--- run.sh ---
#!/bin/bash
# the make line also repeats each setting of config.mk as NAME=value (left out here)
make -C /OpenROAD-flow-scripts/flow DESIGN_CONFIG=/design/flow/config.mk WORK_HOME=/design/flow/orfs CLKGATE_MAP_FILE= finish
--- config.mk ---
export PLATFORM = sky130hd
export DESIGN_NAME = lascon_top
export DESIGN_NICKNAME = lascon_top
export VERILOG_FILES = /design/flow/design.v
export SDC_FILE = /design/flow/constraint.sdc
export NUM_CORES = 4
export LEC_CHECK = 0
export CAP_MARGIN = 20
export CORE_MARGIN = 2
export CORE_UTILIZATION = 58
export MAX_ROUTING_LAYER = met4
export SETUP_SLACK_MARGIN = 0.3
export SLEW_MARGIN = 20
--- constraint.sdc ---
create_clock -name core_clock -period 6.55 [get_ports {clk}]
set_input_delay 1.3100 -clock core_clock [delete_from_list [all_inputs] [get_ports {clk}]]
set_output_delay 1.3100 -clock core_clock [all_outputs]
set_load 0.01 [all_outputs]
--- design.v ---
`timescale 1ns / 1ps
package lascon_pkg;
    localparam int WORD_WIDTH   = 64;    
    localparam int NUM_WORDS    = 5;     
    localparam int STATE_WIDTH  = 320;   
    localparam int TUSER_WIDTH  = 4;     
    typedef logic [WORD_WIDTH-1:0] ascon_word_t;
    typedef logic [STATE_WIDTH-1:0] ascon_state_t;
    typedef logic [3:0] rnd_t;
    typedef enum logic [TUSER_WIDTH-1:0] {
        TUSER_RESERVED = 4'b0000,
        TUSER_KEY      = 4'b0001,  
        TUSER_NONCE    = 4'b0010,  
        TUSER_AD       = 4'b0011,  
        TUSER_PT       = 4'b0100,  
        TUSER_CT       = 4'b0101,  
        TUSER_TAG      = 4'b0110,  
        TUSER_MSG      = 4'b0111,  
        TUSER_Z        = 4'b1000,  
        TUSER_DIGEST   = 4'b1001   
    } axi_tuser_t;
    typedef enum logic [2:0] {
        MODE_AEAD_ENC   = 3'b000,
        MODE_AEAD_DEC   = 3'b001,
        MODE_HASH256    = 3'b010,
        MODE_XOF        = 3'b011,
        MODE_CXOF       = 3'b100
    } lascon_mode_t;
    typedef enum logic [2:0] {
        DATA_IN_AXI_SEL        = 3'b000,
        DATA_IN_AEAD_SEL       = 3'b001,
        DATA_IN_HASH_SEL       = 3'b010,
        DATA_IN_XOR_AXI_SEL    = 3'b011,
        DATA_IN_XOR_AEAD_SEL   = 3'b100,
        DATA_IN_XOR_HASH_SEL   = 3'b101
    } data_sel_t;
    function automatic ascon_word_t swap_bytes(input ascon_word_t data);
        swap_bytes = {data[7:0],   data[15:8],  data[23:16], data[31:24],
                data[39:32], data[47:40], data[55:48], data[63:56]};
    endfunction
endpackage : lascon_pkg
`timescale 1ns / 1ps
import lascon_pkg::*;
module substitution_layer (
    input   lascon_pkg::ascon_state_t   state_array_i,
    output  lascon_pkg::ascon_state_t   state_array_o
);
    genvar j;
    generate
        for (j = 0; j < 64; j++) begin : gen_sbox_loop
            logic x0, x1, x2, x3, x4;
            logic t0, t1, t2, t3, t4;
            logic y0, y1, y2, y3, y4;
            assign x0 = state_array_i[0*64+j] ^ state_array_i[4*64+j];
            assign x1 = state_array_i[1*64+j];
            assign x2 = state_array_i[2*64+j] ^ state_array_i[1*64+j];
            assign x3 = state_array_i[3*64+j];
            assign x4 = state_array_i[4*64+j] ^ state_array_i[3*64+j];
            assign t0 = ~x0;
            assign t1 = ~x1;
            assign t2 = ~x2;
            assign t3 = ~x3;
            assign t4 = ~x4;
            assign y0 = x0 ^ (t1 & x2);
            assign y1 = x1 ^ (t2 & x3);
            assign y2 = x2 ^ (t3 & x4);
            assign y3 = x3 ^ (t4 & x0);
            assign y4 = x4 ^ (t0 & x1);
            assign state_array_o[0*64+j] = y0 ^ y4;
            assign state_array_o[1*64+j] = y1 ^ y0;
            assign state_array_o[2*64+j] = ~y2;
            assign state_array_o[3*64+j] = y3 ^ y2;
            assign state_array_o[4*64+j] = y4;
        end
    endgenerate
endmodule
`timescale 1ns / 1ps
import lascon_pkg::*;
module linear_diffusion_layer(
    input  lascon_pkg::ascon_state_t state_array_i,
    output lascon_pkg::ascon_state_t state_array_o
);
    lascon_pkg::ascon_word_t s0, s1, s2, s3, s4;
    assign s0 = state_array_i[0*64 +: 64];
    assign s1 = state_array_i[1*64 +: 64];
    assign s2 = state_array_i[2*64 +: 64];
    assign s3 = state_array_i[3*64 +: 64];
    assign s4 = state_array_i[4*64 +: 64];
    lascon_pkg::ascon_word_t s0_d, s1_d, s2_d, s3_d, s4_d;
    always_comb begin
        s0_d = s0 ^ ((s0 >> 19) | (s0 << ( 64 - 19))) ^
                    ((s0 >> 28) | (s0 << ( 64 - 28)));
        s1_d = s1 ^ ((s1 >> 61) | (s1 << ( 64 - 61))) ^
                    ((s1 >> 39) | (s1 << ( 64 - 39)));
        s2_d = s2 ^ ((s2 >> 1 ) | (s2 << ( 64 - 1 ))) ^
                    ((s2 >> 6 ) | (s2 << ( 64 - 6 )));
        s3_d = s3 ^ ((s3 >> 10) | (s3 << ( 64 - 10))) ^
                    ((s3 >> 17) | (s3 << ( 64 - 17)));
        s4_d = s4 ^ ((s4 >> 7 ) | (s4 << ( 64 - 7 ))) ^
                    ((s4 >> 41) | (s4 << ( 64 - 41)));
    end
    assign state_array_o[0*64 +: 64] = s0_d;
    assign state_array_o[1*64 +: 64] = s1_d;
    assign state_array_o[2*64 +: 64] = s2_d;
    assign state_array_o[3*64 +: 64] = s3_d;
    assign state_array_o[4*64 +: 64] = s4_d;
endmodule
`timescale 1ns / 1ps
import lascon_pkg::*;
module constant_addition_layer (
    input   lascon_pkg::rnd_t           rnd_i,
    input   lascon_pkg::ascon_state_t   state_array_i,
    output  lascon_pkg::ascon_state_t   state_array_o
);
    (* keep *) logic [7:0] round_const;
    assign round_const = {~rnd_i, rnd_i};
    always_comb begin
        state_array_o = state_array_i;
        state_array_o[2*64 +: 8] = state_array_i[2*64 +: 8] ^ round_const;
    end
endmodule
`timescale 1ns / 1ps
import lascon_pkg::*;
module lascon_core #(
    parameter int LASCON_VARIANT = 0
)(
    input   logic           clk,
    input   logic           rst,
    input   logic           start_perm_i,
    input   logic           round_config_i,
    input   logic [2:0]     word_sel_i,
    input   lascon_pkg::ascon_word_t    data_i,
    input   logic           write_en_i,
    output  lascon_pkg::ascon_word_t    data_o,
    output  logic           ready_o
);
    typedef enum logic [0:0] {
        STATE_IDLE,
        STATE_PERM
    } state_t;
    state_t state, next_state;
    lascon_pkg::rnd_t rnd_cnt;
    lascon_pkg::ascon_state_t state_array;
    lascon_pkg::ascon_state_t addition_state_array_o, substitution_state_array_o, diffusion_state_array_o;
    constant_addition_layer const_add(
        .rnd_i(rnd_cnt),
        .state_array_i(state_array),
        .state_array_o(addition_state_array_o)
    );
    substitution_layer substitution(
        .state_array_i(addition_state_array_o),
        .state_array_o(substitution_state_array_o)
    );
    linear_diffusion_layer diffusion(
        .state_array_i(substitution_state_array_o),
        .state_array_o(diffusion_state_array_o)
    );
    always_ff @(posedge clk or posedge rst) begin
        if (rst) begin
            state <= STATE_IDLE;
        end else begin
            state <= next_state;
        end
    end
    always_comb begin
        next_state = state;
        case(state)
            STATE_IDLE: begin
                if (start_perm_i) begin
                    next_state = STATE_PERM;
                end else begin
                    next_state = STATE_IDLE;
                end
            end
            STATE_PERM: begin
                if (rnd_cnt < 4'd11) begin
                    next_state = STATE_PERM;
                end else begin
                    next_state = STATE_IDLE;
                end
            end
            default: begin
                next_state = STATE_IDLE;
            end
        endcase
    end
    assign ready_o = (state == STATE_IDLE);
    always_ff @(posedge clk) begin
        unique case (state)
            STATE_IDLE: begin
                if (start_perm_i) rnd_cnt <= round_config_i ? 4'd0 : 4'd4;
                if (write_en_i) begin
                    case (word_sel_i)
                        3'd0: state_array[0*64 +: 64] <= data_i;
                        3'd1: state_array[1*64 +: 64] <= data_i;
                        3'd2: state_array[2*64 +: 64] <= data_i;
                        3'd3: state_array[3*64 +: 64] <= data_i;
                        3'd4: state_array[4*64 +: 64] <= data_i;
                        default: ;
                    endcase
                end
            end
            STATE_PERM: begin
                state_array <= diffusion_state_array_o;
                if (rnd_cnt < 4'd11) rnd_cnt <= rnd_cnt + 4'd1;
            end
        endcase
    end
    always_comb begin
        case (word_sel_i)
            3'd0: data_o = state_array[0*64 +: 64];
            3'd1: data_o = state_array[1*64 +: 64];
            3'd2: data_o = state_array[2*64 +: 64];
            3'd3: data_o = state_array[3*64 +: 64];
            3'd4: data_o = state_array[4*64 +: 64];
            default: data_o = 64'd0;
        endcase
    end
endmodule
`timescale 1ns / 1ps
import lascon_pkg::*;
module lascon_padder (
    input  logic          clk,
    input  logic          rst,
    input  lascon_pkg::lascon_mode_t  mode_i,
    input  lascon_pkg::ascon_word_t   s_axis_tdata_i,
    input  logic [7:0]    s_axis_tkeep_i,
    input  lascon_pkg::axi_tuser_t    s_axis_tuser_i,
    input  logic          s_axis_tlast_i,
    input  logic          s_axis_tvalid_i,
    output logic          s_axis_tready_o,
    output lascon_pkg::ascon_word_t         padded_tdata_o,
    output logic [7:0]          padded_tkeep_raw_o,  
    output lascon_pkg::axi_tuser_t          padded_tuser_o,
    output logic                padded_tlast_o,
    output logic                padded_tvalid_o,
    output logic                padded_is_padding_o,  
    input  logic                padded_tready_i
);
    typedef enum logic [1:0] {
        STATE_IDLE_PASS = 2'b00,
        STATE_PAD_WORD1 = 2'b01,  
        STATE_PAD_WORD2 = 2'b10   
    } padder_state_t;
    padder_state_t state, next_state;
    logic word_count_reg, word_count_next;
    logic is_padding_group;
    assign is_padding_group = (s_axis_tuser_i == TUSER_AD ||
                               s_axis_tuser_i == TUSER_PT ||
                               s_axis_tuser_i == TUSER_MSG ||
                               s_axis_tuser_i == TUSER_Z);
    logic is_aead_mode;
    assign is_aead_mode = ((mode_i == MODE_AEAD_ENC) || (mode_i == MODE_AEAD_DEC));
    logic pad_word2_is_80_reg, pad_word2_data_next;
    lascon_pkg::ascon_word_t masked_data;
    lascon_pkg::axi_tuser_t held_tuser_next, held_tuser_reg;
    function automatic lascon_pkg::ascon_word_t apply_padding(
        input lascon_pkg::ascon_word_t data,
        input logic [7:0]  keep
    );
        case (keep)
            8'h00:   apply_padding = {8'h80, 56'h00_00_00_00_00_00_00};
            8'h01:   apply_padding = {data[7:0], 8'h80, 48'h00_00_00_00_00_00};
            8'h03:   apply_padding = {data[7:0], data[15:8], 8'h80, 40'h00_00_00_00_00};
            8'h07:   apply_padding = {data[7:0], data[15:8], data[23:16], 8'h80, 32'h00_00_00_00};
            8'h0F:   apply_padding = {data[7:0], data[15:8], data[23:16], data[31:24], 8'h80, 24'h00_00_00};
            8'h1F:   apply_padding = {data[7:0], data[15:8], data[23:16], data[31:24], data[39:32], 8'h80, 16'h00_00};
            8'h3F:   apply_padding = {data[7:0], data[15:8], data[23:16], data[31:24], data[39:32], data[47:40], 8'h80, 8'h00};
            8'h7F:   apply_padding = {data[7:0], data[15:8], data[23:16], data[31:24], data[39:32], data[47:40], data[55:48], 8'h80};
            default: apply_padding = lascon_pkg::swap_bytes(data);
        endcase
    endfunction
    always_comb begin
        masked_data = lascon_pkg::swap_bytes(s_axis_tdata_i);
        if (s_axis_tvalid_i && is_padding_group && s_axis_tlast_i && (s_axis_tkeep_i != 8'hFF)) begin
            masked_data = apply_padding(s_axis_tdata_i, s_axis_tkeep_i);
        end
    end
    always_ff @(posedge clk or posedge rst) begin
        if (rst) begin
            state              <= STATE_IDLE_PASS;
            held_tuser_reg     <= TUSER_RESERVED;
            pad_word2_is_80_reg <= '0;
            word_count_reg     <= 1'b0;
        end else begin
            state              <= next_state;
            held_tuser_reg     <= held_tuser_next;
            pad_word2_is_80_reg <= pad_word2_data_next;
            word_count_reg     <= word_count_next;
        end
    end
    always_comb begin
        next_state          = state;
        word_count_next     = word_count_reg;
        held_tuser_next     = held_tuser_reg;
        pad_word2_data_next = pad_word2_is_80_reg;
        s_axis_tready_o = padded_tready_i;
        padded_tvalid_o = s_axis_tvalid_i;
        padded_tdata_o  = masked_data;
        padded_tkeep_raw_o = s_axis_tkeep_i;  
        padded_tuser_o  = s_axis_tuser_i;
        padded_tlast_o  = s_axis_tlast_i;  
        padded_is_padding_o = 1'b0;
        case (state)
            STATE_IDLE_PASS: begin
                if (is_padding_group) begin
                    if (s_axis_tvalid_i && s_axis_tlast_i) begin
                        if (s_axis_tkeep_i == 8'hFF) begin
                            padded_tlast_o = 1'b0;
                        end else begin
                            if (is_aead_mode && word_count_reg == 1'b0) padded_tlast_o = 1'b0;
                            else padded_tlast_o = 1'b1;
                        end
                    end
                    if (s_axis_tvalid_i && padded_tready_i) begin
                        if (s_axis_tlast_i) begin
                            held_tuser_next = s_axis_tuser_i;
                             word_count_next = 1'b0;
                            if (s_axis_tkeep_i == 8'hFF) begin
                                if (is_aead_mode) begin
                                    if (word_count_reg == 1'b0) begin
                                        pad_word2_data_next = 1'b1;
                                        next_state          = STATE_PAD_WORD2;
                                    end else begin
                                        pad_word2_data_next = 1'b0;
                                        next_state          = STATE_PAD_WORD1;
                                    end
                                end else begin
                                    pad_word2_data_next = 1'b1;
                                    next_state          = STATE_PAD_WORD2;
                                end
                            end else begin
                                if (is_aead_mode && (word_count_reg == 1'b0)) begin
                                    pad_word2_data_next = 1'b0;
                                    next_state          = STATE_PAD_WORD2;
                                end
                            end
                        end else begin
                            word_count_next = is_aead_mode ? ~word_count_reg : 1'b0;
                        end
                    end
                end
            end
            STATE_PAD_WORD1: begin
                s_axis_tready_o = 1'b0;
                padded_tvalid_o = 1'b1;
                padded_tdata_o  = 64'h8000_0000_0000_0000;
                padded_tkeep_raw_o = 8'h00;  
                padded_tuser_o  = held_tuser_reg;
                padded_tlast_o  = 1'b0;
                padded_is_padding_o = 1'b1;
                if (padded_tready_i) begin
                    next_state = STATE_PAD_WORD2;
                end
            end
           STATE_PAD_WORD2: begin
                s_axis_tready_o = 1'b0;
                padded_tvalid_o = 1'b1;
                padded_tdata_o  = {pad_word2_is_80_reg, 63'b0};
                padded_tkeep_raw_o = 8'h00;  
                padded_tuser_o  = held_tuser_reg;
                padded_tlast_o  = 1'b1;
                padded_is_padding_o = 1'b1;
                if (padded_tready_i) begin
                    next_state      = STATE_IDLE_PASS;
                    word_count_next = 1'b0;
                end
            end
            default: next_state = STATE_IDLE_PASS;
        endcase
    end
endmodule
`timescale 1ns / 1ps
import lascon_pkg::*;
module hash_fsm (
    input  logic           clk,
    input  logic           rst,
    input  lascon_pkg::lascon_mode_t   mode_i,
    input  logic [31:0]    xof_len_i,      
    input  logic           start_i,
    input  logic           abort_i,        
    output logic           busy_o,
    output logic           done_o,
    input  logic           lascon_ready_i,
    output logic           start_perm_o,
    output logic           round_config_o,  
    output logic [2:0]     word_sel_o,
    output lascon_pkg::ascon_word_t    data_o,          
    output logic           write_en_o,
    output lascon_pkg::data_sel_t      core_in_data_sel_o,
    input  lascon_pkg::axi_tuser_t     padded_tuser_i,
    input  logic           padded_tlast_i,
    input  logic           padded_tvalid_i,
    output logic           padded_tready_o,
    output logic [7:0]     m_axis_tkeep_o,
    output lascon_pkg::axi_tuser_t     m_axis_tuser_o,
    output logic           m_axis_tlast_o,
    output logic           m_axis_tvalid_o,
    input  logic           m_axis_tready_i
);
    typedef enum logic [2:0] {
        STATE_IDLE,
        STATE_INIT,
        STATE_PERM_START,
        STATE_PERM_WAIT,
        STATE_ABSORB,
        STATE_SQUEEZE,
        STATE_DONE
    } state_t;
    typedef enum logic {
        PHASE_ABSORB  = 1'b0,
        PHASE_SQUEEZE = 1'b1
    } phase_t;
    state_t state, next_state;
    phase_t phase_reg, next_phase;
    logic [2:0]  word_cnt, next_word_cnt;
    logic [31:0] words_remaining_r, next_words_remaining;
    logic        abort_latch;
    logic [31:0] target_squeeze_words;
    assign target_squeeze_words = (mode_i == MODE_HASH256) ? 32'd4 : ((xof_len_i + 32'd7) >> 3);
    localparam lascon_pkg::ascon_word_t ASCON_HASH_IV_WORD0  = 64'h0000080100cc0002;
    localparam lascon_pkg::ascon_word_t ASCON_XOF_IV_WORD0   = 64'h0000080000cc0003;
    localparam lascon_pkg::ascon_word_t ASCON_CXOF_IV_WORD0  = 64'h0000080000cc0004;
    always_ff @(posedge clk or posedge rst) begin
        if (rst) begin
            state     <= STATE_IDLE;
            phase_reg <= PHASE_ABSORB;
            word_cnt  <= 3'd0;
            words_remaining_r <= 32'd0;
        end else begin
            state     <= next_state;
            phase_reg <= next_phase;
            word_cnt  <= next_word_cnt;
            words_remaining_r <= next_words_remaining;
            if (state == STATE_IDLE) begin
                abort_latch <= 1'b0;
            end else begin
                abort_latch <= abort_latch | abort_i;
            end
        end
    end
    always_comb begin
        next_state           = state;
        next_word_cnt        = word_cnt;
        next_words_remaining = words_remaining_r;
        next_phase           = phase_reg;
        unique case (state)
            STATE_IDLE: begin
                if (start_i) begin
                    next_state           = STATE_INIT;
                    next_phase           = PHASE_ABSORB;
                    next_word_cnt        = 3'd0;
                    next_words_remaining = target_squeeze_words;
                end
            end
            STATE_INIT: begin
                if (word_cnt == 3'd4) begin
                    next_word_cnt = 3'd0;
                    next_state    = STATE_PERM_START;  
                end else begin
                    next_word_cnt = word_cnt + 3'd1;
                end
            end
            STATE_PERM_START: begin
                next_state = STATE_PERM_WAIT;
            end
            STATE_PERM_WAIT: begin
                if (lascon_ready_i) begin
                    if (phase_reg == PHASE_ABSORB) begin
                        next_state = STATE_ABSORB;
                    end else begin
                        next_state = STATE_SQUEEZE;
                    end
                end
            end
            STATE_ABSORB: begin
                if (padded_tvalid_i && padded_tready_o) begin
                    next_state = STATE_PERM_START;  
                    if (padded_tlast_i && padded_tuser_i != TUSER_Z) begin
                        next_phase    = PHASE_SQUEEZE;
                    end else begin
                        next_phase    = PHASE_ABSORB;
                    end
                end
            end
            STATE_SQUEEZE: begin
                if (m_axis_tready_i) begin
                    next_words_remaining = words_remaining_r - 32'd1;
                    if (abort_i || abort_latch || ((mode_i == MODE_HASH256 || xof_len_i > 0) && words_remaining_r == 32'd1)) begin
                        next_state = STATE_DONE;
                    end else begin
                        next_state = STATE_PERM_START;  
                        next_phase = PHASE_SQUEEZE;
                    end
                end
            end
            STATE_DONE: begin
                next_state = STATE_IDLE;
            end
        endcase
    end
    always_comb begin
        busy_o             = 1'b1;
        done_o             = 1'b0;
        start_perm_o       = 1'b0;
        round_config_o     = 1'b1;  
        write_en_o         = 1'b0;
        word_sel_o         = word_cnt[2:0];
        core_in_data_sel_o = DATA_IN_HASH_SEL;  
        padded_tready_o    = 1'b0;
        m_axis_tvalid_o    = 1'b0;
        m_axis_tlast_o     = 1'b0;
        m_axis_tkeep_o     = 8'hFF;
        m_axis_tuser_o     = TUSER_DIGEST;
        data_o             = 64'b0;
        unique case (state)
            STATE_IDLE: begin
                busy_o = 1'b0;
            end
            STATE_INIT: begin
                write_en_o = 1'b1;
                if (word_cnt == 3'd0) begin
                    unique case (mode_i)
                        MODE_XOF:     data_o = ASCON_XOF_IV_WORD0;
                        MODE_CXOF:    data_o = ASCON_CXOF_IV_WORD0;
                        MODE_HASH256: data_o = ASCON_HASH_IV_WORD0;
                        MODE_AEAD_ENC,
                        MODE_AEAD_DEC: data_o = 64'b0;
                    endcase
                end else begin
                    data_o = 64'b0;
                end
            end
            STATE_PERM_START: begin
                start_perm_o = 1'b1;  
            end
            STATE_PERM_WAIT: begin
            end
            STATE_ABSORB: begin
                padded_tready_o = 1'b1;
                if (padded_tvalid_i) begin
                    write_en_o         = 1'b1;
                    word_sel_o         = 3'd0;  
                    core_in_data_sel_o = DATA_IN_XOR_AXI_SEL;
                end
            end
            STATE_SQUEEZE: begin
                m_axis_tvalid_o = 1'b1;
                word_sel_o      = 3'd0;  
                m_axis_tlast_o = (abort_i || abort_latch || ((mode_i == MODE_HASH256 || xof_len_i > 0) && (words_remaining_r == 32'd1)));
            end
            STATE_DONE: begin
                done_o = 1'b1;
            end
        endcase
    end
endmodule
`timescale 1ns / 1ps
import lascon_pkg::*;
module aead_fsm(
    input logic                 clk,
    input logic                 rst,
    input lascon_pkg::lascon_mode_t         mode_i,   
    input logic                 start_i,
    output logic                busy_o,
    output logic                done_o,
    output logic                tag_fail_o,  
    input  logic                lascon_ready_i,
    input  lascon_pkg::ascon_word_t         core_data_i,    
    output logic                start_perm_o,
    output logic                round_config_o,
    output logic     [2:0]      word_sel_o,   
    output lascon_pkg::ascon_word_t         data_o,
    output logic                write_en_o,
    output lascon_pkg::data_sel_t           in_data_sel_o,   
    input lascon_pkg::ascon_word_t          padded_tdata_i,   
    input logic [7:0]           padded_tkeep_raw_i,  
    input lascon_pkg::axi_tuser_t           padded_tuser_i,   
    input logic                 padded_tlast_i,   
    input logic                 padded_tvalid_i,  
    input logic                 padded_is_padding_i,  
    output logic                padded_tready_o,
    output lascon_pkg::ascon_word_t         m_axis_tdata_o,
    output logic [7:0]          m_axis_tkeep_o,
    output lascon_pkg::axi_tuser_t          m_axis_tuser_o,
    output logic                m_axis_tlast_o,
    output logic                m_axis_tvalid_o,
    input  logic                m_axis_tready_i
);
    localparam lascon_pkg::ascon_word_t AEAD128_IV = 64'h00001000808c0001;  
    localparam lascon_pkg::ascon_word_t DSEP = 64'h0000000000000001;  
    localparam logic ROUND_PA = 1'b1;   
    localparam logic ROUND_PB = 1'b0;   
    typedef enum logic [3:0] {
        ST_IDLE     = 4'd0,
        ST_INIT     = 4'd1,
        ST_PERM     = 4'd2,
        ST_AD       = 4'd3,
        ST_PT_IN    = 4'd4,
        ST_CT_IN    = 4'd5,
        ST_CT_PAD_0 = 4'd6,  
        ST_TAG_INIT = 4'd7,
        ST_ENC_TAG  = 4'd8,
        ST_DEC_TAG  = 4'd9,
        ST_VERIFY   = 4'd10,
        ST_DONE     = 4'd11
    } state_t;
    typedef enum logic [2:0] {
        CTX_INIT   = 3'd0,  
        CTX_AD     = 3'd1,  
        CTX_DATA   = 3'd2,  
        CTX_CT_PAD = 3'd3,  
        CTX_FINAL  = 3'd4   
    } perm_ctx_t;
    state_t    state_r;
    perm_ctx_t perm_ctx_r;
    logic [2:0] shared_cnt_r;
    logic        perm_started_r;
    logic        post_perm_active_r;
    logic    ad_word_r;
    logic    ad_last_seen_r;
    logic    dat_word_r;
    lascon_pkg::ascon_word_t shared_key_tag_r[2];
    logic tag_ok_r;
    function automatic logic [63:0] tkeep_to_mask(input logic [7:0] tkeep);
        logic [63:0] mask;
        mask[63:56] = tkeep[0] ? 8'hFF : 8'h00;
        mask[55:48] = tkeep[1] ? 8'hFF : 8'h00;
        mask[47:40] = tkeep[2] ? 8'hFF : 8'h00;
        mask[39:32] = tkeep[3] ? 8'hFF : 8'h00;
        mask[31:24] = tkeep[4] ? 8'hFF : 8'h00;
        mask[23:16] = tkeep[5] ? 8'hFF : 8'h00;
        mask[15:8]  = tkeep[6] ? 8'hFF : 8'h00;
        mask[7:0]   = tkeep[7] ? 8'hFF : 8'h00;
        tkeep_to_mask = mask;
    endfunction
    function automatic logic [63:0] get_padding_bit(input logic [7:0] tkeep);
        logic [63:0] pad;
        pad = 64'h0;
        casex (tkeep)
            8'bxxxx_xxx0: pad[63] = 1'b1;
            8'bxxxx_xx01: pad[55] = 1'b1;
            8'bxxxx_x011: pad[47] = 1'b1;
            8'bxxxx_0111: pad[39] = 1'b1;
            8'bxxx0_1111: pad[31] = 1'b1;
            8'bxx01_1111: pad[23] = 1'b1;
            8'bx011_1111: pad[15] = 1'b1;
            8'b0111_1111: pad[7]  = 1'b1;
            default:      pad = 64'h0;
        endcase
        get_padding_bit = pad;
    endfunction
    logic is_enc;
    assign is_enc = (mode_i == MODE_AEAD_ENC);
    logic perm_done;
    assign perm_done = perm_started_r && lascon_ready_i;
    logic phs;
    assign phs = padded_tvalid_i && padded_tready_o;
    logic [1:0] pp_max;
    always_comb begin
        case (perm_ctx_r)
            CTX_INIT:   pp_max = 2'd1;
            CTX_AD:     pp_max = 2'd0;
            CTX_DATA:   pp_max = 2'd0;
            CTX_CT_PAD: pp_max = 2'd0;
            CTX_FINAL:  pp_max = 2'd1;
            default:    pp_max = 2'd0;
        endcase
    end
    logic pp_done;
    assign pp_done = post_perm_active_r && (shared_cnt_r == {1'b0, pp_max});
    logic needs_post_perm;
    assign needs_post_perm =    (perm_ctx_r == CTX_INIT)  ||
                                (perm_ctx_r == CTX_FINAL)  ||
                                (perm_ctx_r == CTX_AD && ad_last_seen_r) ||
                                (perm_ctx_r == CTX_CT_PAD);
    state_t next_state;
    always_ff @(posedge clk or posedge rst) begin
        if(rst) state_r <= ST_IDLE;
        else begin
            state_r <= next_state;
        end
    end
    logic init_ack;
    assign init_ack =   (state_r == ST_INIT) &&
                        ((shared_cnt_r == 3'd0 && lascon_ready_i) ||
                        ((shared_cnt_r <= 3'd2) && padded_tvalid_i && padded_tuser_i == TUSER_KEY && padded_tready_o) ||
                        ((shared_cnt_r >= 3'd3 && shared_cnt_r <= 3'd4) && padded_tvalid_i && padded_tuser_i == TUSER_NONCE && padded_tready_o));
    logic ad_word_valid;
    assign ad_word_valid = (state_r == ST_AD && padded_tvalid_i && padded_tuser_i == TUSER_AD && padded_tready_o);
    logic pt_word_valid;
    assign pt_word_valid = (state_r == ST_PT_IN && padded_tvalid_i && padded_tready_o);
    logic ct_word_valid;
    assign ct_word_valid = (state_r == ST_CT_IN && padded_tvalid_i && padded_tready_o);
    always_comb begin
        next_state = state_r;
        case (state_r)
            ST_IDLE: begin
                if (start_i) next_state = ST_INIT;
            end
            ST_INIT: begin
                if (shared_cnt_r == 3'd4 && init_ack) begin
                    next_state = ST_PERM;
                end else begin
                    next_state = ST_INIT;
                end
            end
            ST_PERM: begin
                if ((perm_done && !needs_post_perm) || (post_perm_active_r && pp_done)) begin
                    case (perm_ctx_r)
                        CTX_INIT : next_state = ST_AD;
                        CTX_AD   : next_state = ad_last_seen_r ? (is_enc ? ST_PT_IN : ST_CT_IN) : ST_AD;
                        CTX_DATA : next_state = is_enc ? ST_PT_IN : ST_CT_IN;
                        CTX_CT_PAD: next_state = ST_TAG_INIT;
                        CTX_FINAL: next_state = is_enc ? ST_ENC_TAG : ST_DEC_TAG;
                        default  : next_state = ST_DONE;
                    endcase
                end else begin
                    next_state = ST_PERM;
                end
            end
            ST_AD: begin
                if (padded_tvalid_i && padded_tuser_i != TUSER_AD) begin
                    next_state = is_enc ? ST_PT_IN : ST_CT_IN;
                end else if (ad_word_valid && (padded_tlast_i || ad_word_r == 1'b1)) begin
                    next_state = ST_PERM;
                end else begin
                    next_state = ST_AD;
                end
            end
            ST_PT_IN: begin
                if (pt_word_valid) begin
                    if (padded_tlast_i) next_state = ST_TAG_INIT;
                    else if (dat_word_r == 1'b1) next_state = ST_PERM;
                    else next_state = ST_PT_IN;
                end else begin
                    next_state = ST_PT_IN;
                end
            end
            ST_CT_IN: begin
                if (ct_word_valid) begin
                    if (padded_tlast_i) begin
                        if (padded_tkeep_raw_i == 8'hFF) begin
                            if (dat_word_r == 1'b1) next_state = ST_PERM;
                            else next_state = ST_CT_PAD_0;
                        end else begin
                            next_state = ST_TAG_INIT;
                        end
                    end
                    else if (dat_word_r == 1'b1) next_state = ST_PERM;
                    else next_state = ST_CT_IN;
                end else begin
                    next_state = ST_CT_IN;
                end
            end
            ST_CT_PAD_0: begin
                next_state = ST_TAG_INIT;
            end
            ST_TAG_INIT: begin
                if (shared_cnt_r == 3'd2) begin
                    next_state = ST_PERM;
                end else begin
                    next_state = ST_TAG_INIT;
                end
            end
            ST_ENC_TAG: begin
                if (m_axis_tvalid_o && m_axis_tready_i && shared_cnt_r == 3'd1) begin
                    next_state = ST_DONE;
                end else begin
                    next_state = ST_ENC_TAG;
                end
            end
            ST_DEC_TAG: begin
                if (shared_cnt_r == 3'd1 && padded_tvalid_i && padded_tready_o && padded_tuser_i == TUSER_TAG) begin
                    next_state = ST_VERIFY;
                end else begin
                    next_state = ST_DEC_TAG;
                end
            end
            ST_VERIFY: begin
                if (shared_cnt_r == 3'd2) next_state = ST_DONE;
                else next_state = ST_VERIFY;
            end
            ST_DONE: begin
                if (!start_i) next_state = ST_IDLE;
                else next_state = ST_DONE;
            end
            default: next_state = ST_IDLE;
        endcase
    end
    logic [63:0] ct_mask;
    logic [63:0] pad_bit;
    assign ct_mask = tkeep_to_mask(padded_tkeep_raw_i);
    assign pad_bit = get_padding_bit(padded_tkeep_raw_i);
    always_comb begin
        busy_o             = 1'b1;
        done_o             = 1'b0;
        tag_fail_o         = 1'b0;
        start_perm_o       = 1'b0;
        round_config_o     = ROUND_PB;
        word_sel_o         = 3'd0;
        data_o             = 64'd0;
        write_en_o         = 1'b0;
        in_data_sel_o      = DATA_IN_AXI_SEL;
        padded_tready_o    = 1'b0;
        m_axis_tdata_o  = 64'd0;
        m_axis_tkeep_o  = 8'd0;
        m_axis_tuser_o  = TUSER_RESERVED;
        m_axis_tlast_o  = 1'b0;
        m_axis_tvalid_o = 1'b0;
        case (state_r)
            ST_IDLE: begin
                busy_o = 1'b0;
            end
            ST_INIT: begin
                if (shared_cnt_r == 3'd0) begin
                    write_en_o     = lascon_ready_i;
                    in_data_sel_o  = DATA_IN_AEAD_SEL;
                    word_sel_o     = 3'd0;
                    data_o         = AEAD128_IV;
                end else if (shared_cnt_r <= 3'd2) begin
                    padded_tready_o = 1'b1;
                    if (padded_tvalid_i && padded_tuser_i == TUSER_KEY) begin
                        write_en_o     = 1'b1;
                        in_data_sel_o  = DATA_IN_AXI_SEL;
                        word_sel_o     = shared_cnt_r[2:0];
                    end
                end else begin
                    padded_tready_o = 1'b1;
                    if (padded_tvalid_i && padded_tuser_i == TUSER_NONCE) begin
                        write_en_o     = 1'b1;
                        in_data_sel_o  = DATA_IN_AXI_SEL;
                        word_sel_o     = shared_cnt_r[2:0];
                    end
                end
            end
            ST_PERM: begin
                if (!perm_started_r && !post_perm_active_r) begin
                    start_perm_o   = 1'b1;
                    round_config_o = (perm_ctx_r == CTX_INIT || perm_ctx_r == CTX_FINAL)
                                        ? ROUND_PA : ROUND_PB;
                end else if (post_perm_active_r) begin
                    write_en_o    = 1'b1;
                    in_data_sel_o = DATA_IN_XOR_AEAD_SEL;
                    case (perm_ctx_r)
                        CTX_INIT, CTX_FINAL: begin
                            word_sel_o = (shared_cnt_r == 3'd0) ? 3'd3 : 3'd4;
                            data_o     = (shared_cnt_r == 3'd0) ? shared_key_tag_r[0] : shared_key_tag_r[1];
                        end
                        CTX_AD: begin
                            word_sel_o = 3'd4;
                            data_o     = DSEP;
                        end
                        CTX_CT_PAD: begin
                            word_sel_o = 3'd0;
                            data_o     = 64'h80000000_00000000;
                        end
                        CTX_DATA: ;  
                        default: ;
                    endcase
                end
            end
            ST_AD: begin
                padded_tready_o = 1'b1;
                if (padded_tvalid_i && padded_tuser_i != TUSER_AD) begin
                    padded_tready_o = 1'b0;
                    write_en_o    = 1'b1;
                    in_data_sel_o = DATA_IN_XOR_AEAD_SEL;
                    word_sel_o    = 3'd4;
                    data_o        = DSEP;
                end else if (padded_tvalid_i && padded_tuser_i == TUSER_AD) begin
                    write_en_o    = 1'b1;
                    in_data_sel_o = DATA_IN_XOR_AXI_SEL;
                    word_sel_o    = {2'b00, ad_word_r};  
                end
            end
            ST_PT_IN: begin
                padded_tready_o = padded_is_padding_i ? 1'b1 : m_axis_tready_i;
                if (padded_tvalid_i && padded_tready_o) begin
                    write_en_o      = 1'b1;
                    in_data_sel_o   = DATA_IN_XOR_AXI_SEL;
                    word_sel_o      = {2'b00, dat_word_r};
                    m_axis_tdata_o  = core_data_i ^ padded_tdata_i;
                    m_axis_tvalid_o = ~padded_is_padding_i;
                    m_axis_tkeep_o  = padded_tkeep_raw_i;  
                    m_axis_tuser_o  = TUSER_CT;
                    m_axis_tlast_o  = padded_tlast_i;
                end
            end
            ST_CT_IN: begin
                padded_tready_o = m_axis_tready_i;
                if (padded_tvalid_i && m_axis_tready_i) begin
                    write_en_o      = 1'b1;
                    in_data_sel_o   = DATA_IN_AEAD_SEL;  
                    word_sel_o      = {2'b00, dat_word_r};
                    data_o          = (padded_tdata_i & ct_mask) | ((core_data_i ^ pad_bit) & ~ct_mask);
                    m_axis_tdata_o  = core_data_i ^ padded_tdata_i;
                    m_axis_tvalid_o = 1'b1;
                    m_axis_tkeep_o  = padded_tkeep_raw_i;
                    m_axis_tuser_o  = TUSER_PT;
                    m_axis_tlast_o  = padded_tlast_i;
                end
            end
            ST_CT_PAD_0: begin
                write_en_o    = 1'b1;
                in_data_sel_o = DATA_IN_XOR_AEAD_SEL;
                word_sel_o    = 3'd1;
                data_o        = 64'h80000000_00000000;
            end
            ST_TAG_INIT: begin
                if (shared_cnt_r < 3'd2) begin
                    write_en_o    = 1'b1;
                    in_data_sel_o = DATA_IN_XOR_AEAD_SEL;
                    word_sel_o    = (shared_cnt_r == 3'd0) ? 3'd3 : 3'd4;
                    data_o        = (shared_cnt_r == 3'd0) ? shared_key_tag_r[0] : shared_key_tag_r[1];
                end
            end
            ST_ENC_TAG: begin
                m_axis_tvalid_o = 1'b1;
                m_axis_tkeep_o  = 8'hFF;
                m_axis_tuser_o  = TUSER_TAG;
                m_axis_tlast_o  = (shared_cnt_r == 3'd1);
                word_sel_o      = (shared_cnt_r == 3'd0) ? 3'd3 : 3'd4;
                m_axis_tdata_o  = core_data_i;
            end
            ST_DEC_TAG: begin
                padded_tready_o = 1'b1;
            end
            ST_VERIFY: begin
                word_sel_o = (shared_cnt_r == 3'd0) ? 3'd3 : 3'd4;
            end
            ST_DONE: begin
                busy_o     = 1'b0;
                done_o     = 1'b1;
                tag_fail_o = (is_enc ? 1'b0 : ~tag_ok_r);
            end
            default: ;
        endcase
    end
    always_ff @(posedge clk or posedge rst) begin
        if (rst) begin
            perm_ctx_r         <= CTX_INIT;
            shared_cnt_r       <= 3'd0;
            perm_started_r     <= 1'b0;
            post_perm_active_r <= 1'b0;
            ad_word_r          <= 1'b0;
            ad_last_seen_r     <= 1'b0;
            dat_word_r         <= 1'b0;
            shared_key_tag_r[0]<= 64'd0;
            shared_key_tag_r[1]<= 64'd0;
            tag_ok_r           <= 1'b1;
        end else begin
            case (state_r)
                ST_IDLE: begin
                    if (start_i) begin
                        shared_cnt_r       <= 3'd0;
                        perm_ctx_r         <= CTX_INIT;
                        ad_word_r          <= 1'b0;
                        ad_last_seen_r     <= 1'b0;
                        dat_word_r         <= 1'b0;
                        tag_ok_r           <= 1'b1;
                        perm_started_r     <= 1'b0;
                        post_perm_active_r <= 1'b0;
                    end
                end
            ST_INIT: begin
                    case (shared_cnt_r)
                        3'd0: begin
                            if (lascon_ready_i) shared_cnt_r <= 3'd1;
                        end
                        3'd1: begin
                            if (phs && padded_tuser_i == TUSER_KEY) begin
                                shared_key_tag_r[0] <= padded_tdata_i;  
                                shared_cnt_r <= 3'd2;
                            end
                        end
                        3'd2: begin
                            if (phs && padded_tuser_i == TUSER_KEY) begin
                                shared_key_tag_r[1] <= padded_tdata_i;  
                                shared_cnt_r <= 3'd3;
                            end
                        end
                        3'd3: begin
                            if (phs && padded_tuser_i == TUSER_NONCE)
                                shared_cnt_r <= 3'd4;
                        end
                        3'd4: begin
                            if (init_ack) shared_cnt_r <= 3'd0;
                        end
                        default: ;
                    endcase
                end
                ST_PERM: begin
                    if (!perm_started_r && !post_perm_active_r)
                        perm_started_r <= 1'b1;
                    if (perm_done) begin
                        perm_started_r <= 1'b0;
                        if (needs_post_perm) begin
                            post_perm_active_r <= 1'b1;
                            shared_cnt_r <= 3'd0;
                        end
                    end
                    if (post_perm_active_r) begin
                        if (pp_done) begin
                            post_perm_active_r <= 1'b0;
                            shared_cnt_r <= 3'd0;
                        end else begin
                            shared_cnt_r <= shared_cnt_r + 3'd1;
                        end
                    end
                end
                ST_AD: begin
                    if (padded_tvalid_i && padded_tuser_i != TUSER_AD) begin
                        ad_last_seen_r <= 1'b1;
                    end else if (phs && padded_tuser_i == TUSER_AD) begin
                        if (padded_tlast_i) begin
                            ad_last_seen_r <= 1'b1;
                            perm_ctx_r     <= CTX_AD;  
                            ad_word_r      <= 1'b0;
                        end else if (ad_word_r == 1'b1) begin
                            perm_ctx_r <= CTX_AD;
                            ad_word_r  <= 1'b0;
                        end else begin
                            ad_word_r <= 1'b1;  
                        end
                    end
                end
                ST_PT_IN: begin
                    if (phs) begin
                        if (padded_tlast_i) begin
                            dat_word_r      <= 1'b0;
                        end else if (dat_word_r == 1'b1) begin
                            perm_ctx_r <= CTX_DATA;
                            dat_word_r <= 1'b0;
                        end else begin
                            dat_word_r <= 1'b1;
                        end
                    end
                end
                ST_CT_IN: begin
                    if (phs) begin
                        if (padded_tlast_i) begin
                            dat_word_r      <= 1'b0;
                            if (padded_tkeep_raw_i == 8'hFF && dat_word_r == 1'b1) begin
                                perm_ctx_r <= CTX_CT_PAD;
                            end
                        end else if (dat_word_r == 1'b1) begin
                            perm_ctx_r <= CTX_DATA;
                            dat_word_r <= 1'b0;
                        end else begin
                            dat_word_r <= 1'b1;
                        end
                    end
                end
                ST_TAG_INIT: begin
                    if (shared_cnt_r < 3'd2)
                        shared_cnt_r <= shared_cnt_r + 3'd1;
                    if (shared_cnt_r == 3'd1)
                        perm_ctx_r <= CTX_FINAL;
                    if (shared_cnt_r == 3'd2)
                        shared_cnt_r <= 3'd0;
                end
                ST_ENC_TAG: begin
                    if (m_axis_tvalid_o && m_axis_tready_i) begin
                        if (shared_cnt_r == 3'd1) shared_cnt_r <= 3'd0;
                        else shared_cnt_r <= shared_cnt_r + 3'd1;
                    end
                end
                ST_DEC_TAG: begin
                    if (phs && padded_tuser_i == TUSER_TAG) begin
                        shared_key_tag_r[shared_cnt_r[0]] <= padded_tdata_i;
                        if (shared_cnt_r == 3'd1) shared_cnt_r <= 3'd0;
                        else shared_cnt_r <= shared_cnt_r + 3'd1;
                    end
                end
                ST_VERIFY: begin
                    case (shared_cnt_r)
                        3'd0: begin
                            if (core_data_i != shared_key_tag_r[0]) tag_ok_r <= 1'b0;
                            shared_cnt_r <= 3'd1;
                        end
                        3'd1: begin
                            if (core_data_i != shared_key_tag_r[1]) tag_ok_r <= 1'b0;
                            shared_cnt_r <= 3'd2;
                        end
                        default: ;  
                    endcase
                end
                ST_CT_PAD_0,
                ST_DONE: begin
                end
                default: ;
            endcase
            end
        end
endmodule
`timescale 1ns / 1ps
import lascon_pkg::*;
module lascon_top #(
    parameter int LASCON_VARIANT = 0
)(
    input  logic                                clk,
    input  logic                                rst,
    input  logic [2:0]                          mode_i,      
    input  logic [31:0]                         xof_len_i,   
    input  logic                                start_i,     
    input  logic                                abort_i,     
    output logic                                busy_o,      
    output logic                                done_o,      
    output logic                                tag_fail_o,  
    input  logic [63:0]                         s_axis_tdata,   
    input  logic [7:0]                          s_axis_tkeep,   
    input  logic [3:0]                          s_axis_tuser,   
    input  logic                                s_axis_tlast,   
    input  logic                                s_axis_tvalid,  
    output logic                                s_axis_tready,  
    output logic [63:0]                         m_axis_tdata,   
    output logic [7:0]                          m_axis_tkeep,   
    output logic [3:0]                          m_axis_tuser,   
    output logic                                m_axis_tlast,   
    output logic                                m_axis_tvalid,  
    input  logic                                m_axis_tready   
);
    logic           is_aead_mode;
    assign is_aead_mode = (mode_i == lascon_pkg::MODE_AEAD_ENC) || (mode_i == lascon_pkg::MODE_AEAD_DEC);
    logic           core_start_perm_i;
    logic           core_round_config_i;
    logic   [2:0]   core_word_sel_i;
    lascon_pkg::ascon_word_t    core_data_i;
    logic           core_write_en_i;
    lascon_pkg::ascon_word_t    core_data_o;
    logic           core_ready_o;
    lascon_pkg::data_sel_t      core_in_data_sel;
    logic           aead_write_en, hash_write_en;
    logic [2:0]     aead_word_sel, hash_word_sel;
    logic           aead_start_perm, hash_start_perm;
    logic           aead_round_config, hash_round_config;
    lascon_pkg::ascon_word_t    aead_data_o, hash_data_o;
    lascon_pkg::data_sel_t      aead_in_data_sel, hash_in_data_sel;
    lascon_pkg::ascon_word_t    padded_tdata;
    lascon_pkg::axi_tuser_t     padded_tuser;
    logic           padded_tlast;
    logic           padded_tvalid;
    logic           padded_is_padding;
    logic [7:0]     padded_tkeep_raw;
    logic           padded_tready;  
    logic           aead_busy, aead_done, aead_tag_fail;
    logic           aead_s_axis_tready;
    logic [63:0]    aead_m_axis_tdata;
    logic [7:0]     aead_m_axis_tkeep;
    lascon_pkg::axi_tuser_t     aead_m_axis_tuser;
    logic           aead_m_axis_tlast;
    logic           aead_m_axis_tvalid;
    logic           hash_busy, hash_done;
    logic           hash_s_axis_tready;
    logic [63:0]    hash_m_axis_tdata;
    logic [7:0]     hash_m_axis_tkeep;
    lascon_pkg::axi_tuser_t     hash_m_axis_tuser;
    logic           hash_m_axis_tlast;
    logic           hash_m_axis_tvalid;
    lascon_padder u_padder (
        .clk            (clk),
        .rst            (rst),
        .mode_i         (lascon_pkg::lascon_mode_t'(mode_i)),
        .s_axis_tdata_i     (s_axis_tdata),
        .s_axis_tkeep_i     (s_axis_tkeep),
        .s_axis_tuser_i     (lascon_pkg::axi_tuser_t'(s_axis_tuser)),
        .s_axis_tlast_i     (s_axis_tlast),
        .s_axis_tvalid_i    (s_axis_tvalid),
        .s_axis_tready_o    (s_axis_tready),  
        .padded_tdata_o     (padded_tdata),
        .padded_tuser_o     (padded_tuser),
        .padded_tlast_o     (padded_tlast),
        .padded_tvalid_o    (padded_tvalid),
        .padded_is_padding_o(padded_is_padding),
        .padded_tkeep_raw_o (padded_tkeep_raw),
        .padded_tready_i    (padded_tready)   
    );
    always_comb begin
        if (mode_i == MODE_AEAD_ENC || mode_i == MODE_AEAD_DEC) begin
            core_start_perm_i   = aead_start_perm;
            core_round_config_i = aead_round_config;
            core_word_sel_i     = aead_word_sel;
            core_write_en_i     = aead_write_en;
            core_in_data_sel    = aead_in_data_sel;
            padded_tready       = aead_s_axis_tready;
            m_axis_tdata        = aead_m_axis_tvalid ? lascon_pkg::swap_bytes(aead_m_axis_tdata) : 64'b0;
            m_axis_tvalid       = aead_m_axis_tvalid;
            m_axis_tlast        = aead_m_axis_tlast;
            m_axis_tuser        = aead_m_axis_tuser;
            m_axis_tkeep        = aead_m_axis_tkeep;
        end else begin
            core_start_perm_i   = hash_start_perm;
            core_round_config_i = hash_round_config;
            core_word_sel_i     = hash_word_sel;
            core_write_en_i     = hash_write_en;
            core_in_data_sel    = hash_in_data_sel;
            padded_tready       = hash_s_axis_tready;
            m_axis_tdata        = hash_m_axis_tvalid ? lascon_pkg::swap_bytes(core_data_o) : 64'b0;
            m_axis_tvalid       = hash_m_axis_tvalid;
            m_axis_tlast        = hash_m_axis_tlast;
            m_axis_tuser        = hash_m_axis_tuser;
            m_axis_tkeep        = hash_m_axis_tkeep;
        end
    end
    aead_fsm u_aead_fsm (
        .clk             (clk),
        .rst             (rst),
        .mode_i          (lascon_pkg::lascon_mode_t'(mode_i)),
        .start_i         (start_i && is_aead_mode),  
        .busy_o          (aead_busy),          
        .done_o          (aead_done),          
        .tag_fail_o      (aead_tag_fail),      
        .lascon_ready_i  (core_ready_o),
        .start_perm_o    (aead_start_perm),
        .round_config_o  (aead_round_config),
        .word_sel_o      (aead_word_sel),
        .data_o          (aead_data_o),
        .write_en_o      (aead_write_en),
        .in_data_sel_o   (aead_in_data_sel),
        .core_data_i     (core_data_o),        
        .padded_tdata_i  (padded_tdata),      
        .padded_tuser_i  (padded_tuser),      
        .padded_tlast_i  (padded_tlast),      
        .padded_tvalid_i (padded_tvalid),     
        .padded_is_padding_i(padded_is_padding),  
        .padded_tkeep_raw_i (padded_tkeep_raw),   
        .padded_tready_o (aead_s_axis_tready),  
        .m_axis_tdata_o  (aead_m_axis_tdata),   
        .m_axis_tkeep_o  (aead_m_axis_tkeep),   
        .m_axis_tuser_o  (aead_m_axis_tuser),   
        .m_axis_tlast_o  (aead_m_axis_tlast),   
        .m_axis_tvalid_o (aead_m_axis_tvalid),  
        .m_axis_tready_i (m_axis_tready)        
    );
    hash_fsm u_hash_fsm (
        .clk                    (clk),
        .rst                    (rst),
        .mode_i                 (lascon_pkg::lascon_mode_t'(mode_i)),
        .xof_len_i              (xof_len_i),          
        .start_i                (start_i && !is_aead_mode),  
        .abort_i                (abort_i),            
        .busy_o                 (hash_busy),          
        .done_o                 (hash_done),          
        .lascon_ready_i         (core_ready_o),
        .start_perm_o           (hash_start_perm),
        .round_config_o         (hash_round_config),
        .word_sel_o             (hash_word_sel),
        .data_o                 (hash_data_o),        
        .write_en_o             (hash_write_en),
        .core_in_data_sel_o     (hash_in_data_sel),
        .padded_tuser_i         (padded_tuser),      
        .padded_tlast_i         (padded_tlast),      
        .padded_tvalid_i        (padded_tvalid),
        .padded_tready_o        (hash_s_axis_tready),
        .m_axis_tkeep_o         (hash_m_axis_tkeep),   
        .m_axis_tuser_o         (hash_m_axis_tuser),   
        .m_axis_tlast_o         (hash_m_axis_tlast),   
        .m_axis_tvalid_o        (hash_m_axis_tvalid),  
        .m_axis_tready_i        (m_axis_tready)        
    );
    lascon_core #(
        .LASCON_VARIANT(LASCON_VARIANT)
    ) u_core (
        .clk            (clk),
        .rst            (rst),
        .start_perm_i   (core_start_perm_i),
        .round_config_i (core_round_config_i),
        .word_sel_i     (core_word_sel_i),
        .data_i         (core_data_i),
        .write_en_i     (core_write_en_i),
        .data_o         (core_data_o),
        .ready_o        (core_ready_o)
    );
    always_comb begin
        case(core_in_data_sel)
            DATA_IN_AEAD_SEL     : core_data_i = aead_data_o;
            DATA_IN_HASH_SEL     : core_data_i = hash_data_o;
            DATA_IN_AXI_SEL      : core_data_i = padded_tdata;
            DATA_IN_XOR_AXI_SEL  : core_data_i = core_data_o ^ padded_tdata;
            DATA_IN_XOR_AEAD_SEL : core_data_i = core_data_o ^ aead_data_o;
            DATA_IN_XOR_HASH_SEL : core_data_i = core_data_o ^ hash_data_o;
            default              : core_data_i = 64'd0;
        endcase
    end
    always_comb begin
        if (mode_i == MODE_AEAD_ENC || mode_i == MODE_AEAD_DEC) begin
            busy_o     = aead_busy;
            done_o     = aead_done;
            tag_fail_o = aead_tag_fail;
        end else begin
            busy_o     = hash_busy;
            done_o     = hash_done;
            tag_fail_o = 1'b0;  
        end
    end
endmodule
==> impl_metrics.json, run 1 <==
{
  "cp_top_family": "buffers and inverters",
  "worstSetupPathType": "input port to output pin",
  "rsz0062_at_grt": "true",
  "synth-warning-count": 8,
  "cts.root.buffer_cell": "clkbuf_16",
  "slowest_delay_ns": 0.60,
  "setup-tns-final_ns": 0,
  "critical_path.reg2reg.startpoint": "u_aead_fsm.shared_cnt_r[0]",
  "count_of_buffer_and_inverter_cells_on_the_critical_path": 7,
  "pg_seq_mw": 4.71,
  "clk_transition_reported_paths_ns": 0.06,
  "openroad.warnings": 43,
  "required_time_of_the_worst_setup_path_ns": 5.24,
  "h-tree-depth": 3,
  "grt_antenna_before_repair": 22,
  "outcome": "timing/DRC/antenna clean",
  "path_cells": "clkdlybuf4s50_1, and4_2, nand3_2, o2111ai_1, buf_4, buf_4, nor2_1, buf_4, buf_4, a21oi_2, buf_6, nand2_1, xor2_1, a2bb2oi_1, o22ai_1, clkdlybuf4s50_1",
  "detail_route.wirelength_mm": 274,
  "power_density_mw_per_mm2": 316,
  "worst_clock_skew_on_the_final_layout_ns": 0.0324,
  "relSlewSlack_pct": 8.38,
  "power_top_consumer": "combinational logic",
  "syn_area_per_cell_um2": 8.43,
  "period_needed_ns": 6.28,
  "share_comb_of_total_power_pct": 53.0,
  "fp-utilization_pct": 58.7,
  "regArea_mm2": 0.0150,
  "vias_per_cell": 7.35,
  "timing.critical_path.fanout_max": 15,
  "hp-class": "flop to flop",
  "finalWeightedCongestion": 1.24,
  "cts.sinks": 532,
  "finalHoldViolations": 0,
  "cp.arrival_ns": 4.97,
  "synthesis.area_mm2": 0.0492,
  "chipArea_mm2": 0.0872,
  "hold-worst-slack_ns": 0.481,
  "pg_comb_mw": 9.98,
  "ff2ff_path_depth": 19,
  "largest_net_degree_at_the_start_of_global_routing": 153,
  "cts_inserted_buffers": 70,
  "area_growth_pct": 20.8,
  "height_of_the_die_um": 295,
  "leakage_nw": 23.5,
  "power_switching_share_pct": 47.4,
  "timing.critical_path.from_type": "input port",
  "cts_tree": "done",
  "detail-route-antenna-nets": 0,
  "clk_latency_worst_skew_pair_ns": 0.69,
  "drt_iter0_drc": 11000,
  "io_pins": 200,
  "finalCoreUtilization_pct": 71.0,
  "worstSetupEndpoint": "m_axis_tdata[24]",
  "hold_crit_endpoint": "u_aead_fsm.shared_key_tag_r[1][13]",
  "power.share.sequential_pct": 25.0,
  "floorplan.rows": 106,
  "final-comb-area_mm2": 0.0330,
  "clockNetworkPower_mw": 4.13,
  "crit_top_cell": "buf_4",
  "grt_first_pass_wirelength_mm": 376,
  "reg2reg_setup_slack_ns": 1.23,
  "transition_at_the_pin_with_the_smallest_max_transition_slack_ns": 1.37,
  "cp_slowest_cell": "clkdlybuf4s50_1",
  "final_net_count": 6611,
  "maxClockFrequency_mhz": 159,
  "global_route.overflow_total": 0,
  "power.switching_mw": 8.92,
  "power_mw": 18.8,
  "timing.critical_path.from": "s_axis_tkeep[3]",
  "first_global_vias": 50800,
  "holdBufCountCts": 0,
  "layout.filler_cells": 6816,
  "drt_drc_violations_left": 0,
  "irDropWorstVdd_mv": 0.234,
  "holdCritStartpoint": "u_aead_fsm.shared_key_tag_r[1][13]",
  "core-area_mm2": 0.0838,
  "critical_path_depth": 16,
  "pwr-share-clk_pct": 21.9,
  "floorplan.die.width_um": 295,
  "maxCapViolations": 0,
  "clock_tree.buffer_depth": 3,
  "critical_r2r_capture": "u_core.state_array[310]",
  "synthesis.nets": 6093,
  "grtUsageTotal_pct": 63.3,
  "avgRoutedWirePerCell_um": 36.2,
  "end_kind": "output pin",
  "intPower_mw": 9.90,
  "place_hpwl_mm": 204,
  "placement.io_buffers": 199,
  "finalSetupViolCount": 0,
  "timing.final.max_slew_violations": 0,
  "layout_worst_path_cycle_share_pct": 95.9,
  "postSynthCellCount": 5838,
  "drtPass1Iterations": 15,
  "count_of_cells_along_the_worst_hold_path": 2,
  "routed_via_count": 55700
}
-- layer usage --
| metal | vias to the layer above | wire (µm) | GRT usage (%) |
|---|---|---|---|
| li1 | 21900 | - | - |
| met1 | 25800 | 84600 | 66.2 |
| met3 | 2144 | 48500 | 35.0 |
| met5 | - | 0 | - |
| met2 | 5777 | 103000 | 82.8 |
| met4 | 0 | 37800 | 60.0 |
-- stage by stage --
step                      cell area [µm²]  setup slack [ns]  instances
after floorplan                     49200              1.06       5838
after global placement              55900            -0.320       7373
after detailed placement            56000            -0.336       7373
after CTS                           58800             0.273       7518
after global routing                59500             0.224       7566
final                               59500             0.268       7570
-- what timing repair did --
action,in CTS,in global routing
gates cloned,2,1
hold endpoints to repair,0,0
resized,78,104
endpoints found under the setup margin,64,60
pin swaps,17,28
buffers inserted,16,24
-- final cells by class --
cell class                      count  share of cell area [%]
Timing Repair Buffer              779                    11.6
Antenna cell                       25                   0.105
Clock inverter                     37                   0.700
Sequential cell                   532                    25.1
Clock buffer                       90                    3.23
Multi-Input combinational cell   4752                    55.4
Inverter                          221                    1.40
Tap cell                         1134                    2.39
==> inputs of run 2 (changes only) <==
- CORE_UTILIZATION: 58 -> 68
- CTS_CLUSTER_DIAMETER: not set -> 374
- CTS_CLUSTER_SIZE: not set -> 63
- clock period: 6.55 -> 6.14 ns (I/O delays scaled with it)
==> run 2 against run 1 <==
Compared with the run above: the flow now stops in global routing (5_1_grt); synthesized area is the same; synthesized cell count unchanged; die area decreased by 15%.
==> impl_metrics.json, run 2 <==
{
  "outcome": "aborted with a tool error",
  "stop_stage": "global routing (5_1_grt)",
  "run.stop_error": "[ERROR GRT-0116] Global routing finished with congestion. Check the congestion regions in the DRC Viewer.",
  "synthesis.nets": 6093,
  "floorplan.rows": 98,
  "core-area_mm2": 0.0716,
  "clock_tree.buffer_depth": 3,
  "io_pins": 200,
  "syn_area_per_cell_um2": 8.43,
  "h-tree-depth": 1,
  "synthesis.area_mm2": 0.0492,
  "cts_inserted_buffers": 12,
  "pre_cts_slack_ns": -0.459,
  "global_route.overflow_total": 94,
  "floorplan.die.width_um": 273,
  "placement.io_buffers": 199,
  "cts.root.buffer_cell": "clkbuf_16",
  "cts.sinks": 532,
  "place_hpwl_mm": 192,
  "chipArea_mm2": 0.0746,
  "height_of_the_die_um": 273,
  "grtUsageTotal_pct": 73.1,
  "synth-warning-count": 8,
  "fp-utilization_pct": 68.8,
  "finalWeightedCongestion": 1.34,
  "postSynthCellCount": 5838
}
## run 2: metal layers
metal	GRT overflow	track usage [%]
met5	-	-
met4	32	68.3
met3	0	49.2
met2	61	89.9
met1	1	76.2
## run 2: per-stage QoR
step / total power [mW] / area [µm²] / instances / hold slack (ns)
3_5_place_dp: 14.2 / 56800 / 7328 / 0.473
3_3_place_gp: 14.0 / 56800 / 7328 / 0.464
4_1_cts: 15.8 / 57900 / 7378 / 0.513
2_1_floorplan: 10.6 / 49200 / 5838 / 0.444
## run 2: timing repair
action | 4_1_cts
gates resized | 183
hold endpoints to repair | 0
cloned | 4
pin swaps | 46
endpoints found under the setup margin | 64
hold buffers | 0
setup buffers | 26
==> inputs of run 3 (changes only) <==
- ABC_AREA: not set -> 1
- CAP_MARGIN: 20 -> 35
- CELL_PAD_IN_SITES_DETAIL_PLACEMENT: not set -> 2
- CELL_PAD_IN_SITES_GLOBAL_PLACEMENT: not set -> 2
- CORE_ASPECT_RATIO: not set -> 0.5
- CORE_MARGIN: 2 -> 3
- CORE_UTILIZATION: 68 -> 67
- CTS_CLUSTER_DIAMETER: 374 -> not set
- CTS_CLUSTER_SIZE: 63 -> 55
- GPL_ROUTABILITY_DRIVEN: not set -> 0
- GPL_TIMING_DRIVEN: not set -> 0
- HOLD_SLACK_MARGIN: not set -> 0.16
- MIN_ROUTING_LAYER: not set -> met2
- PLACE_DENSITY_LB_ADDON: not set -> 0.21
- SETUP_SLACK_MARGIN: 0.3 -> 0.38
- SLEW_MARGIN: 20 -> 25
- TNS_END_PERCENT: not set -> 20
- clock period: 6.14 -> 3.9 ns (I/O delays scaled with it)
==> run 3 against run 2 <==
Compared with the run above: the flow stops in global placement without I/O (3_1_place_gp_skip_io); synthesized cell count increased by 25%; die area increased by 3.5%; synthesized area increased by 0.24%.
==> impl_metrics.json, run 3 <==
{
  "floorplan.rows": 69,
  "syn_area_per_cell_um2": 6.79,
  "core-area_mm2": 0.0720,
  "synthesis.area_mm2": 0.0494,
  "synth-warning-count": 8,
  "synthesis.nets": 7529,
  "fp-utilization_pct": 68.6,
  "height_of_the_die_um": 198,
  "postSynthCellCount": 7274,
  "floorplan.die.width_um": 390,
  "run.stop_error": "[ERROR FLW-0024] Place density exceeds 1.0 (current PLACE_DENSITY_LB_ADDON =  0.21). Please check if the value of  PLACE_DENSITY_LB_ADDON is between 0 and 0.99.",
  "chipArea_mm2": 0.0772,
  "outcome": "aborted with a tool error",
  "stop_stage": "global placement without I/O (3_1_place_gp_skip_io)"
}
==> inputs of run 4 (changes only) <==
- ABC_AREA: 1 -> not set
- CAP_MARGIN: 35 -> 20
- CELL_PAD_IN_SITES_DETAIL_PLACEMENT: 2 -> not set
- CELL_PAD_IN_SITES_GLOBAL_PLACEMENT: 2 -> not set
- CORE_ASPECT_RATIO: 0.5 -> not set
- CORE_MARGIN: 3 -> 2
- CORE_UTILIZATION: 67 -> 71
- CTS_CLUSTER_SIZE: 55 -> 35
- GPL_ROUTABILITY_DRIVEN: 0 -> not set
- GPL_TIMING_DRIVEN: 0 -> not set
- HOLD_SLACK_MARGIN: 0.16 -> not set
- MAX_ROUTING_LAYER: met4 -> not set
- MIN_ROUTING_LAYER: met2 -> not set
- PLACE_DENSITY: not set -> 0.35
- PLACE_DENSITY_LB_ADDON: 0.21 -> not set
- SETUP_SLACK_MARGIN: 0.38 -> 1.85
- SLEW_MARGIN: 25 -> 20
- TNS_END_PERCENT: 20 -> not set
- clock period: 3.9 -> 6.48 ns (I/O delays scaled with it)
==> run 4 against run 3 <==
Compared with the run above: the run fails in global routing (5_1_grt); synthesized cell count shrank 20%; synthesized area shrank 0.24%; die area shrank 7.4%.
==> impl_metrics.json, run 4 <==
{
  "floorplan.die.width_um": 267,
  "cts_inserted_buffers": 66,
  "synthesis.nets": 6093,
  "place_hpwl_mm": 187,
  "floorplan.rows": 96,
  "global_route.overflow_total": 1047,
  "grtUsageTotal_pct": 85.0,
  "cts.sinks": 532,
  "height_of_the_die_um": 267,
  "stop_stage": "global routing (5_1_grt)",
  "outcome": "aborted with a tool error",
  "finalWeightedCongestion": 1.34,
  "syn_area_per_cell_um2": 8.43,
  "synthesis.area_mm2": 0.0492,
  "cts.root.buffer_cell": "clkbuf_16",
  "synth-warning-count": 8,
  "fp-utilization_pct": 71.8,
  "h-tree-depth": 3,
  "core-area_mm2": 0.0686,
  "placement.io_buffers": 199,
  "clock_tree.buffer_depth": 3,
  "pre_cts_slack_ns": -0.117,
  "holdBufCountCts": 0,
  "io_pins": 200,
  "chipArea_mm2": 0.0715,
  "postSynthCellCount": 5838,
  "run.stop_error": "[ERROR GRT-0116] Global routing finished with congestion. Check the congestion regions in the DRC Viewer."
}
run 4: timing repair:
action	4_1_cts
resized	497
endpoints found under the hold margin	0
cloned	10
buffers inserted	186
setup endpoints to repair	394
pin swaps	163
run 4: per-stage QoR:
stage	total power [mW]	cells	setup TNS [ns]	util [%]	instance area, µm²
after floorplan	10.1	5838	0	-	50700
after detailed placement	13.3	6991	-0.202	80.6	55300
after CTS	17.4	7305	0	87.8	60200
after global placement	13.1	6991	-0.00145	80.6	55300
run 4: per-layer routing:
metal / overflow / GRT usage (%)
met1: 43 / 84.4
met2: 625 / 98.2
met3: 29 / 73.1
met4: 343 / 84.7
met5: 7 / 53.2
==> inputs of run 5 (changes only) <==
- CORE_UTILIZATION: 71 -> 68
- CTS_CLUSTER_SIZE: 35 -> 41
- MAX_ROUTING_LAYER: not set -> met4
- PLACE_DENSITY: 0.35 -> not set
- SETUP_SLACK_MARGIN: 1.85 -> 0.3
- clock period: 6.48 -> 6.13 ns (I/O delays scaled with it)
==> run 5 against run 4 <==
Compared with the run above: the run again fails in global routing (5_1_grt); synthesized area unchanged; synthesized cell count unchanged; die area up 4.3%.
==> impl_metrics.json, run 5 <==
{
  "outcome": "aborted with a tool error",
  "stop_stage": "global routing (5_1_grt)",
  "run.stop_error": "[ERROR GRT-0116] Global routing finished with congestion. Check the congestion regions in the DRC Viewer.",
  "cts.root.buffer_cell": "clkbuf_16",
  "io_pins": 200,
  "pre_cts_slack_ns": -0.517,
  "placement.io_buffers": 199,
  "floorplan.die.width_um": 273,
  "global_route.overflow_total": 277,
  "height_of_the_die_um": 273,
  "core-area_mm2": 0.0716,
  "synthesis.nets": 6093,
  "synth-warning-count": 8,
  "finalWeightedCongestion": 1.39,
  "chipArea_mm2": 0.0746,
  "floorplan.rows": 98,
  "cts.sinks": 532,
  "postSynthCellCount": 5838,
  "post_dp_cell_area_mm2": 0.0568,
  "syn_area_per_cell_um2": 8.43,
  "cts_inserted_buffers": 66,
  "h-tree-depth": 3,
  "clock_tree.buffer_depth": 3,
  "grtUsageTotal_pct": 77.4,
  "fp-utilization_pct": 68.8,
  "synthesis.area_mm2": 0.0492,
  "placed_cells": 7326,
  "place_hpwl_mm": 191
}
==> run 5: what timing repair did <==
action | in CTS
pin swaps | 30
setup buffers | 21
resized | 125
hold buffers | 0
hold endpoints to repair | 0
gates cloned | 1
setup endpoints to repair | 64
==> run 5: metal layers <==
metal  overflow  global-route usage (%)
met5          -                       -
met4         94                    73.1
met3         16                    57.6
met2        152                    92.2
met1         15                    79.3
Power figures rest on the tool's default switching activity, not on a simulated workload.
